==> v21 <==
Design cache, start of the top module:
module cache (
    input   logic           i_hclk,
    input   logic           i_hnreset,
    input   logic           i_hsel_m,
    input   logic   [31:0]  i_haddr_m,
    input   logic           i_hwrite_m,
    input   logic   [ 2:0]  i_hsize_m,
    input   logic   [ 2:0]  i_hburst_m,
    input   logic   [ 3:0]  i_hprot_m,
    input   logic   [ 1:0]  i_htrans_m,
    input   logic           i_hmastlock_m,
    input   logic           i_hready_m,
    input   logic   [31:0]  i_hwdata_m,
    output  logic           o_hready_m,
    output  logic           o_hresp_m,
    output  logic   [31:0]  o_hrdata_m,
    input   logic           i_nbypass,
    input   logic   [31:0]  i_climit,
    input   logic           i_d_cache_en,
    output  logic           o_hsel_sl,
    output  logic           o_hready_i_sl,
    output  logic   [31:0]  o_haddr_sl,
    output  logic           o_hwrite_sl,
    output  logic   [2:0]   o_hsize_sl,
  ...
==> flow/config.mk <==
export PLATFORM = sky130hd
export DESIGN_NAME = cache
export DESIGN_NICKNAME = cache
export VERILOG_FILES = /design/flow/design.v
export SDC_FILE = /design/flow/constraint.sdc
export NUM_CORES = 4
export LEC_CHECK = 0
export ABC_AREA = 1
export CAP_MARGIN = 20
export CORE_MARGIN = 2
export CORE_UTILIZATION = 56
export GPL_ROUTABILITY_DRIVEN = 1
export PLACE_DENSITY = 0.81
export SLEW_MARGIN = 20
==> flow/constraint.sdc <==
create_clock -name core_clock -period 6.58 [get_ports {i_hclk}]
set_input_delay 1.3160 -clock core_clock [delete_from_list [all_inputs] [get_ports {i_hclk}]]
set_output_delay 1.3160 -clock core_clock [all_outputs]
set_load 0.01 [all_outputs]
run.sh (not shown) runs the stock make flow with config.mk's settings and CLKGATE_MAP_FILE=.
==> inputs of v19, as changes to v21 <==
==> flow/config.mk (replaced) <==
export PLATFORM = sky130hd
export DESIGN_NAME = cache
export DESIGN_NICKNAME = cache
export VERILOG_FILES = /design/flow/design.v
export SDC_FILE = /design/flow/constraint.sdc
export NUM_CORES = 4
export LEC_CHECK = 0
export CAP_MARGIN = 40
export CORE_MARGIN = 2
export CORE_UTILIZATION = 72
export CTS_CLUSTER_SIZE = 46
export PLACE_DENSITY_LB_ADDON = 0.11
export SETUP_SLACK_MARGIN = -0.67
export SLEW_MARGIN = 20
==> flow/constraint.sdc (replaced) <==
create_clock -name core_clock -period 8.56 [get_ports {i_hclk}]
set_input_delay 1.7120 -clock core_clock [delete_from_list [all_inputs] [get_ports {i_hclk}]]
set_output_delay 1.7120 -clock core_clock [all_outputs]
set_load 0.01 [all_outputs]
==> results <==
Die Size: v19 0.0331 mm²; v21 0.0412 mm²
Sequential area share after synthesis: v19 0.398; v21 0.410
Adder-Cell Fraction of Synth Area: v19 0.0186; v21 0.0192
Area inside the core boundary: v19 0.0314 mm²; v21 0.0388 mm²
Worst slack at placement: v19 -1380 ps; v21 -2710 ps
Status: v19 stopped before the end; v21 stopped before the end
Last stage reached: v19 4_1_cts; v21 5_1_grt
Cell total after placement: v19 3564; v21 4150
Xor-xnor portion of the synthesized cell area: v19 0.0495; v21 0.00949
Mapped cell area: v19 0.0228 mm²; v21 0.0222 mm²
Simple Share, Synth: v19 0.226; v21 0.314
Placed instance area: v19 0.0285 mm²; v21 0.0284 mm²
Compound-cell area share of the yosys netlist: v19 0.215; v21 0.111
Post-synth mux share: v19 0.0357; v21 0.0188
DPL Wire Length: v19 81.1 mm; v21 70.8 mm
Synthesized area divided by synthesized cell count: v19 8.52 µm²; v21 7.01 µm²
Post-Syn Nets: v19 2895; v21 3376
Die span in x: v19 182 µm; v21 203 µm
Total number of placement rows: v19 65; v21 72
Number of cells produced by synthesis: v19 2679; v21 3160
Pre-Place Util: v19 0.727; v21 0.571
Chip Area, Yosys: v19 0.0228 mm²; v21 0.0222 mm²
Die Y: v19 182 µm; v21 203 µm
Number of standard cells reported by yosys: v19 2679; v21 3160


==> inputs of garnet <==
Starting RTL as in the previous note.
Settings: LEC_CHECK=0, CAP_MARGIN=20, CELL_PAD_IN_SITES_DETAIL_PLACEMENT=2, CELL_PAD_IN_SITES_GLOBAL_PLACEMENT=3, CORE_MARGIN=2, CORE_UTILIZATION=27, CTS_CLUSTER_SIZE=56, HOLD_SLACK_MARGIN=0.1, MAX_ROUTING_LAYER=met4, MIN_ROUTING_LAYER=met2, PLACE_DENSITY_LB_ADDON=0.25, SETUP_SLACK_MARGIN=0.46, SLEW_MARGIN=20; clock period 12.0 ns.
==> fjord: changes against garnet <==
ABC_AREA = 1   (was unset)
CAP_MARGIN = 25   (was 20)
CELL_PAD_IN_SITES_DETAIL_PLACEMENT = unset   (was 2)
CELL_PAD_IN_SITES_GLOBAL_PLACEMENT = unset   (was 3)
CORE_MARGIN = 4   (was 2)
CORE_UTILIZATION = 22   (was 27)
CTS_CLUSTER_SIZE = 94   (was 56)
HOLD_SLACK_MARGIN = unset   (was 0.1)
MIN_ROUTING_LAYER = unset   (was met2)
PLACE_DENSITY_LB_ADDON = unset   (was 0.25)
SETUP_SLACK_MARGIN = unset   (was 0.46)
SLEW_MARGIN = 30   (was 20)
==> nickel: changes against garnet <==
CELL_PAD_IN_SITES_DETAIL_PLACEMENT = unset   (was 2)
CELL_PAD_IN_SITES_GLOBAL_PLACEMENT = unset   (was 3)
CORE_UTILIZATION = 56   (was 27)
CTS_CLUSTER_SIZE = unset   (was 56)
GPL_ROUTABILITY_DRIVEN = 1   (was unset)
HOLD_SLACK_MARGIN = unset   (was 0.1)
MAX_ROUTING_LAYER = unset   (was met4)
MIN_ROUTING_LAYER = unset   (was met2)
PLACE_DENSITY = 0.51   (was unset)
PLACE_DENSITY_LB_ADDON = unset   (was 0.25)
SETUP_SLACK_MARGIN = unset   (was 0.46)
==> flow/constraint.sdc (replaced) <==
create_clock -name core_clock -period 7.91 [get_ports {i_hclk}]
set_input_delay 1.5820 -clock core_clock [delete_from_list [all_inputs] [get_ports {i_hclk}]]
set_output_delay 1.5820 -clock core_clock [all_outputs]
set_load 0.01 [all_outputs]
==> qor summary <==
Result of the run: garnet no timing/DRC/antenna violations; fjord no timing/DRC/antenna violations; nickel failed layout checks
Violated checks: garnet -; fjord -; nickel setup timing
Combined global-route utilization of all metal layers: garnet 49.34%; fjord 15.53%; nickel 54.47%
GRT Max-Usage Layer: garnet met3; fjord met2; nickel met2
Synth Net Count: garnet 2895; fjord 3376; nickel 2895
P_leak: garnet 13.10 nW; fjord 13.65 nW; nickel 14.32 nW
Relative area of non-clock buffer cells in the final design: garnet 17.57%; fjord 14.81%; nickel 21.85%
Fraction of post-synthesis cell area in the top cell type by area: garnet 39.68%; fjord 40.89%; nickel 39.68%
Yosys stat area: garnet 22830 um^2; fjord 22150 um^2; nickel 22830 um^2
# clk buffers: garnet 74; fjord 57; nickel 52
1st-pass router iterations: garnet 9; fjord 8; nickel 11
Placed wire-length estimate after detailed placement: garnet 97760 um; fjord 63540 um; nickel 76910 um
Count of plain and timing-repair buffers: garnet 571; fjord 433; nickel 811
Reported combinational group power: garnet 1.43 mW; fjord 1.64 mW; nickel 2.24 mW
Number of antenna repair diodes: garnet 19; fjord 0; nickel 13
Timing startpoint of the critical path: garnet i_haddr_m[7]; fjord i_haddr_m[7]; nickel i_haddr_m[10]
Layout filler cell count: garnet 9251; fjord 10830; nickel 2547
Post-route design area: garnet 30860 um^2; fjord 28730 um^2; nickel 32410 um^2
Critical Path Sink: garnet o_haddr_sl[29]; fjord o_haddr_sl[15]; nickel o_hwdata_sl[9]
Final weighted congestion in routability-driven placement: garnet 1.005; fjord 0.9498; nickel 1.096
Hold path depth: garnet 1; fjord 2; nickel 1
Number of distinct library cell variants in the gate-level netlist after synthesis: garnet 111; fjord 51; nickel 111
Share of synthesized cell area in full adder, half adder and majority cells: garnet 1.864%; fjord 1.920%; nickel 1.864%
Placed cell area: garnet 28470 um^2; fjord 27160 um^2; nickel 28830 um^2
NumNets Final: garnet 3330; fjord 3700; nickel 3561
Combinational fraction of the cell area: garnet 41.95%; fjord 37.05%; nickel 42.75%
Tool warnings: garnet 40; fjord 37; nickel 49
Number of multi-input combinational cells: garnet 2036; fjord 2177; nickel 2036


==> inputs of build 59 <==
cache again, from the RTL that the note above started with.
make LEC_CHECK=0 CAP_MARGIN=20 CELL_PAD_IN_SITES_DETAIL_PLACEMENT=1 CELL_PAD_IN_SITES_GLOBAL_PLACEMENT=3 CORE_MARGIN=10 CORE_UTILIZATION=20 GPL_ROUTABILITY_DRIVEN=0 HOLD_SLACK_MARGIN=0.11 MIN_ROUTING_LAYER=met2 PLACE_DENSITY_LB_ADDON=0.17 SETUP_SLACK_MARGIN=0.97 SLEW_MARGIN=20 finish   # period 7.88 ns
==> trial 81 (differences from build 59) <==
Settings changed: CELL_PAD_IN_SITES_DETAIL_PLACEMENT 1 to unset, CELL_PAD_IN_SITES_GLOBAL_PLACEMENT 3 to unset, CORE_MARGIN 10 to 2, CORE_UTILIZATION 20 to 45, GPL_ROUTABILITY_DRIVEN 0 to unset, HOLD_SLACK_MARGIN 0.11 to unset, MIN_ROUTING_LAYER met2 to unset, PLACE_DENSITY set to 0.6, PLACE_DENSITY_LB_ADDON 0.17 to unset, SETUP_SLACK_MARGIN 0.97 to unset.
==> flow/constraint.sdc (replaced) <==
create_clock -name core_clock -period 11.9 [get_ports {i_hclk}]
set_input_delay 2.3800 -clock core_clock [delete_from_list [all_inputs] [get_ports {i_hclk}]]
set_output_delay 2.3800 -clock core_clock [all_outputs]
set_load 0.01 [all_outputs]
==> build 35 (differences from build 59) <==
Settings changed: CELL_PAD_IN_SITES_DETAIL_PLACEMENT 1 to unset, CELL_PAD_IN_SITES_GLOBAL_PLACEMENT 3 to unset, CORE_MARGIN 10 to 2, CORE_UTILIZATION 20 to 59, CTS_CLUSTER_DIAMETER set to 25, GPL_ROUTABILITY_DRIVEN 0 to unset, HOLD_SLACK_MARGIN 0.11 to unset, MAX_ROUTING_LAYER set to met4, MIN_ROUTING_LAYER met2 to unset, PLACE_DENSITY_LB_ADDON 0.17 to unset, SETUP_SLACK_MARGIN 0.97 to 1.77.
==> flow/constraint.sdc (replaced) <==
create_clock -name core_clock -period 6.81 [get_ports {i_hclk}]
set_input_delay 1.3620 -clock core_clock [delete_from_list [all_inputs] [get_ports {i_hclk}]]
set_output_delay 1.3620 -clock core_clock [all_outputs]
set_load 0.01 [all_outputs]
==> build 24 (differences from build 59) <==
Settings changed: CELL_PAD_IN_SITES_DETAIL_PLACEMENT 1 to unset, CELL_PAD_IN_SITES_GLOBAL_PLACEMENT 3 to unset, CORE_MARGIN 10 to 2, CORE_UTILIZATION 20 to 40, GPL_ROUTABILITY_DRIVEN 0 to unset, HOLD_SLACK_MARGIN 0.11 to unset, MIN_ROUTING_LAYER met2 to unset, PLACE_DENSITY set to 0.6, PLACE_DENSITY_LB_ADDON 0.17 to unset, SETUP_SLACK_MARGIN 0.97 to unset.
==> flow/constraint.sdc (replaced) <==
create_clock -name core_clock -period 8.24 [get_ports {i_hclk}]
set_input_delay 1.6480 -clock core_clock [delete_from_list [all_inputs] [get_ports {i_hclk}]]
set_output_delay 1.6480 -clock core_clock [all_outputs]
set_load 0.01 [all_outputs]
==> qor summary <==
item	build 35	build 24	trial 81	build 59
Run status	stopped before the end	failed layout checks	complete, no violations	failed layout checks
Failing step	global routing	-	-	-
Layout check failures	-	negative setup slack	-	negative setup slack
Clock Skew	-	0.03733 ns	0.04078 ns	0.05255 ns
Origin of the worst setup path	-	i_haddr_m[29]	i_climit[15]	i_hready_o_sl
Horizontal die dimension	200.7 microns	242.9 microns	229.2 microns	357.8 microns
Power drawn by the clock network	-	1.99 mW	1.38 mW	2.49 mW
Class of the worst hold path	-	register to register	register to register	register to register
Number of well taps	-	756	672	1,500
Met3 Routed Length	-	9.591 mm	10.35 mm	63.45 mm
Area of placed instances	29,830 sq um	29,380 sq um	26,920 sq um	31,380 sq um
Final Hold Violating Endpoints	-	0	0	0
Portion of total power attributed to sequential cells	-	35.4%	37.8%	32.9%
Routed wire per std cell	-	26.49 microns	27.50 microns	29.05 microns
Pwr dens	-	192.5 nW/um^2	145.6 nW/um^2	211.4 nW/um^2
Die Span Y	200.7 microns	242.9 microns	229.2 microns	357.8 microns
Internal power contribution	-	4.180 mW	2.735 mW	4.677 mW
Max VDD drop	-	0.0001382 V	0.0001158 V	0.0001607 V
Critical path launch point type	-	input port	input port	input port
Combinational power	-	2.15 mW	1.20 mW	2.48 mW
Relative contribution of the clock network to total power	-	31.0%	33.3%	33.7%
Register share of the cell area	-	27.26%	31.83%	25.93%
Worst R2R Setup Slack	-	2.51 ns	5.44 ns	1.66 ns


==> run a <==
Starting RTL as in the previous note.
make LEC_CHECK=0 CAP_MARGIN=20 CORE_MARGIN=2 CORE_UTILIZATION=72 CTS_CLUSTER_SIZE=46 HOLD_SLACK_MARGIN=0.3 PLACE_DENSITY_LB_ADDON=0.0 SETUP_SLACK_MARGIN=3.01 SLEW_MARGIN=20 finish   # period 10.2 ns
==> inputs of run b, as changes to run a <==
==> flow/config.mk (replaced) <==
export PLATFORM = sky130hd
export DESIGN_NAME = cache
export DESIGN_NICKNAME = cache
export VERILOG_FILES = /design/flow/design.v
export SDC_FILE = /design/flow/constraint.sdc
export NUM_CORES = 4
export LEC_CHECK = 0
export CAP_MARGIN = 20
export CORE_MARGIN = 10
export CORE_UTILIZATION = 37
export GPL_ROUTABILITY_DRIVEN = 0
export PLACE_DENSITY_LB_ADDON = 0.16
export SETUP_SLACK_MARGIN = 3.15
export SLEW_MARGIN = 20
==> flow/constraint.sdc (replaced) <==
create_clock -name core_clock -period 18.1 [get_ports {i_hclk}]
set_input_delay 3.6200 -clock core_clock [delete_from_list [all_inputs] [get_ports {i_hclk}]]
set_output_delay 3.6200 -clock core_clock [all_outputs]
set_load 0.01 [all_outputs]
==> inputs of run c, as changes to run a <==
==> flow/config.mk (replaced) <==
export PLATFORM = sky130hd
export DESIGN_NAME = cache
export DESIGN_NICKNAME = cache
export VERILOG_FILES = /design/flow/design.v
export SDC_FILE = /design/flow/constraint.sdc
export NUM_CORES = 4
export LEC_CHECK = 0
export CAP_MARGIN = 20
export CORE_MARGIN = 2
export CORE_UTILIZATION = 58
export CTS_CLUSTER_DIAMETER = 40
export MAX_ROUTING_LAYER = met4
export SETUP_SLACK_MARGIN = 1.33
export SLEW_MARGIN = 20
export TNS_END_PERCENT = 5
==> flow/constraint.sdc (replaced) <==
create_clock -name core_clock -period 6.94 [get_ports {i_hclk}]
set_input_delay 1.3880 -clock core_clock [delete_from_list [all_inputs] [get_ports {i_hclk}]]
set_output_delay 1.3880 -clock core_clock [all_outputs]
set_load 0.01 [all_outputs]
==> job_summary.md <==
### Yosys + OpenROAD results

| Metric | Value |
|---|---|
| Outcome | no timing/DRC/antenna violations |
| Die Size | 0.07203 mm^2 |
| Init Core Util | 37.61% |
| Core Box Area | roughly 0.061 mm^2 |
| Worst R2R Start | cache_ahb_ctrl_mem.current_state[7] |
| Std cell rows | around 90 |
| Hold path startpoint | cache_ahb_ctrl_mem.current_state[2] |
| Finished Layout Cells | ~3800 |
| DP HPWL | roughly 73 mm |
| Dpl cells | between 3000 and 4000 |
| Area fraction in compound gates | 21.47% |
| Place WS | roughly 2300 ps |
| Fmax | a little under 70 MHz |
| Placed cell area | roughly 0.027 mm^2 |
| Die x size | roughly 270 um |
| DRC Markers | 0 |
| Biggest Area Class | multi-input combinational cells |
Source of the figures above: run b

==> job_summary.md <==
## Implementation flow summary

| Metric | Value |
|---|---|
| Yosys xor share | 4.949% |
| Synth Seq Share | 39.80% |
| Mapped Area | roughly 0.023 mm^2 |
| Dpl cells | approximately 3500 |
| Place WS | -246.0 ps |
| Init Core Util | ~73% |
| DP HPWL | roughly 77 mm |
| Syn_nets | between 2000 and 3000 |
| Area fraction in compound gates | a little over a fifth |
| Core Box Area | ~0.031 mm^2 |
| Outcome | aborted with a tool error |
| Last stage the flow got to | clock tree synthesis (4_1_cts) |
| Count of library flops with an enable pin | 0 |
| Most frequent cell after synthesis | nand2_1 |
| Die x size | about 180 um |
| Stop err | [ERROR DPL-0038] Utilization greater than 100%, impossible to legalize |
| Placed cell area | between 0.02 and 0.03 mm^2 |
| Top cells by count, synth | nand2_1, dfrtp_1, o21ai_0 |
| Die Size | 0.03315 mm^2 |
| Std cell rows | between 60 and 70 |
| Post-Synth Simple-Gate Area | around 23% |
| Unique cell types | around 110 |
Source of the figures above: run a

==> job_summary.md <==
### Yosys + OpenROAD results

| Metric | Value |
|---|---|
| Outcome | failed layout checks |
| Layout Check Fails | capacitance limit, slew limit, setup timing |
| Area fraction in compound gates | 21.47% |
| Fin worst setup slack | -1640 ps |
| Dpl cells | roughly 3800 |
| Die x size | roughly 200 um |
| # setup viols final | 81 |
| Init Core Util | just under 60% |
| Place WS | -1958 ps |
| DRC Markers | 0 |
| DP HPWL | slightly above 80 mm |
| Biggest Area Class | multi-input combinational cells |
| Final-report max-slew violation count | 15 |
| # Max-Cap Violations | 3 |
| Finished Layout Cells | roughly 4000 |
| Fmax | approximately 120 MHz |
| Std cell rows | roughly 72 |
| Placed cell area | just under 0.03 mm^2 |
Source of the figures above: run c

No activity file was given, so power comes from the tool's default toggle rates.
